## Basys3_Abacus_Top
 module Basys3_Abacus_Top(
	 input clk,
	 input rst,
    input btnC,
    input btnR,
    input btnU,
    input [15:0] sw,
     output [6:0] seg,
     output dp,
     output [3:0] an,
     output [15:0] led
 );
wire[15:0] seven_seg_input;
wire[15:0] clock_module_mux_output;
wire[15:0] joiner;
wire [7:0] hours_bcd;
wire [7:0] minutes_bcd;
wire [7:0] seconds_bcd;
wire [7:0] stopwatch_ms_bcd;
wire [7:0] stopwatch_s_bcd;
wire clock_mode;
wire stop_watch_mode;
wire set_time_mode;
wire set_alarm_mode;
wire set_time_inc_mins;
wire set_time_inc_hours;
wire [5:0] raw_value_mins;
wire [5:0] raw_value_hrs;
wire btnC_debounced;
wire btnU_debounced;
wire btnR_debounced;
debounce_button u_btnc(
.clk(clk),
.rst(rst),
.debounce_in(btnC),
.debounce_out(btnC_debounced)
);
debounce_button u_btnu(
.clk(clk),
.rst(rst),
.debounce_in(btnU),
.debounce_out(btnU_debounced)
);
debounce_button u_btnR(
.clk(clk),
.rst(rst),
.debounce_in(btnR),
.debounce_out(btnR_debounced)
);
converter u_mode(
.converter_input({sw[1],sw[0]}),
.converter_output({set_alarm_mode, set_time_mode, stop_watch_mode, clock_mode})
);
alarm u_alarm(
.alarm_mins(sw[9:4]),
.alarm_hours(sw[15:10]),
.mins_value(raw_value_mins),
.hours_value(raw_value_hrs),
.flash(led)
);
count_time u1(
.master_clock(clk),
.rst(rst),
.set_time(set_time_mode),
.increment_hours(set_time_inc_hours),
.increment_minutes(set_time_inc_mins),
.raw_value_mins(raw_value_mins),
  ...
For scale: roughly 240 flip-flops, roughly 49 I/O pins, ~16000 sq um of cells after synthesis.
Settings: LEC_CHECK=0, ABC_AREA=0, CAP_MARGIN=20, CELL_PAD_IN_SITES_DETAIL_PLACEMENT=2, CORE_ASPECT_RATIO=1.91, CORE_MARGIN=4, CORE_UTILIZATION=41, CTS_CLUSTER_DIAMETER=132, GPL_TIMING_DRIVEN=0, MAX_ROUTING_LAYER=met5, PLACE_DENSITY_LB_ADDON=0.18, SETUP_SLACK_MARGIN=0.7, SLEW_MARGIN=20, TNS_END_PERCENT=50; clock period 8.14 ns.
run.sh (not shown) runs the stock make flow with config.mk's settings and CLKGATE_MAP_FILE=.
Then changed:
- ABC_AREA: 0 -> not set
- CELL_PAD_IN_SITES_DETAIL_PLACEMENT: 2 -> not set
- CORE_ASPECT_RATIO: 1.91 -> not set
- CORE_MARGIN: 4 -> 2
- CORE_UTILIZATION: 41 -> 58
- CTS_CLUSTER_DIAMETER: 132 -> not set
- GPL_TIMING_DRIVEN: 0 -> not set
- MAX_ROUTING_LAYER: met5 -> not set
- PLACE_DENSITY_LB_ADDON: 0.18 -> not set
- SETUP_SLACK_MARGIN: 0.7 -> not set
- TNS_END_PERCENT: 50 -> not set
- clock period: 8.14 -> 3.94 ns (I/O delays scaled with it)
Outcome: Now the flow finished but fails on negative setup slack. Setup slack got worse by 2.3 ns. Synthesized cell count stays the same. Power increases by 100%. Routed wire length drops by 43%. Utilization went up by 29 points. Synthesized area does not change.
Then changed:
- CORE_UTILIZATION: 58 -> 59
- SETUP_SLACK_MARGIN: not set -> -0.8
- clock period: 3.94 -> 8.14 ns (I/O delays scaled with it)
This time the run passed the timing, DRC and antenna checks.
Clock power goes down by 48%.
Power came out lower by 50%.
Global-route usage is lower by 3.6 points.
Wire length went down by 13%.
Worst setup slack improves by 3.0 ns.
Via count shrinks by 9.3%.

Starting RTL as in the previous note.
Settings: LEC_CHECK=0, ABC_AREA=1, CAP_MARGIN=15, CELL_PAD_IN_SITES_DETAIL_PLACEMENT=1, CORE_ASPECT_RATIO=0.65, CORE_MARGIN=2, CORE_UTILIZATION=55, CTS_CLUSTER_SIZE=31, MAX_ROUTING_LAYER=met4, MIN_ROUTING_LAYER=met2, SETUP_SLACK_MARGIN=0.31, SLEW_MARGIN=20, TNS_END_PERCENT=35; clock period 5.5 ns.
Edit:
Settings changed: CAP_MARGIN 15 to 20, CELL_PAD_IN_SITES_DETAIL_PLACEMENT 1 to default, CORE_ASPECT_RATIO 0.65 to default, CORE_UTILIZATION 55 to 70, CTS_CLUSTER_DIAMETER from default to 42, CTS_CLUSTER_SIZE 31 to default, MAX_ROUTING_LAYER met4 to default, MIN_ROUTING_LAYER met2 to default, SETUP_SLACK_MARGIN 0.31 to 0.7, TNS_END_PERCENT 35 to default.
Clock period 5.5 ns to 4.76 ns, I/O delays scaled along.
The new run produced a clean layout.
Cell area goes up by about 3.8%.
Count of clock-buffer cells in the layout grows by 8.
Hold slack hardly moves.
Combinational power went up by 13%.
Register-to-register slack gains 50 ps.
Routed wire length fell by about 27%.
Power increases by 26%.
Edit:
Settings changed: CORE_ASPECT_RATIO from default to 0.91, CORE_UTILIZATION 70 to 72, PLACE_DENSITY from default to 0.95.
Synthesized cell count is unchanged.
Worst setup slack gets worse by 110 ps.
Global-route usage rose by 4.7 points.
Routed wire length rose by about a fifth.
Total power fell by a few percent.
Clock power fell by a few percent.
Edit:
Settings changed: ABC_AREA 1 to default, CORE_ASPECT_RATIO 0.91 to default, CORE_UTILIZATION 72 to 40, CTS_CLUSTER_DIAMETER 42 to default, PLACE_DENSITY 0.95 to default, SETUP_SLACK_MARGIN 0.7 to default.
Clock period 4.76 ns to 6.61 ns, I/O delays scaled along.
- The new run finished clean
- utilization shrinks by 41 points
- global-route usage shrinks by 16 points
- clock-buffer cell count grows by 6
- total power shrinks by about 30%
Edit:
Settings changed: CORE_UTILIZATION 40 to 59.
Effect: Global-route usage came out higher by 7.2 points. Count of clock-buffer cells in the layout drops by 5. Utilization grows by 20 points. Wire length goes down by 3.6%. Cell area decreases by 1.5%. Clock power goes down by about 4%.
Edit:
Settings changed: CORE_UTILIZATION 59 to 70, CTS_CLUSTER_SIZE from default to 87, HOLD_SLACK_MARGIN from default to -0.1.
Clock period 6.61 ns to 8.28 ns, I/O delays scaled along.
Non-clock buffer count goes down by 4.
Routed wire length goes up by 0.90%.
Worst setup slack improved by 1300 ps.
Final cell count goes down by 2.9%.
Fmax goes down by 5.8%.
Total power goes down by 19%.
Clock skew goes down by 3.1 ps.
Synthesized area is unchanged.
Power is estimated from default activity; no workload was simulated.
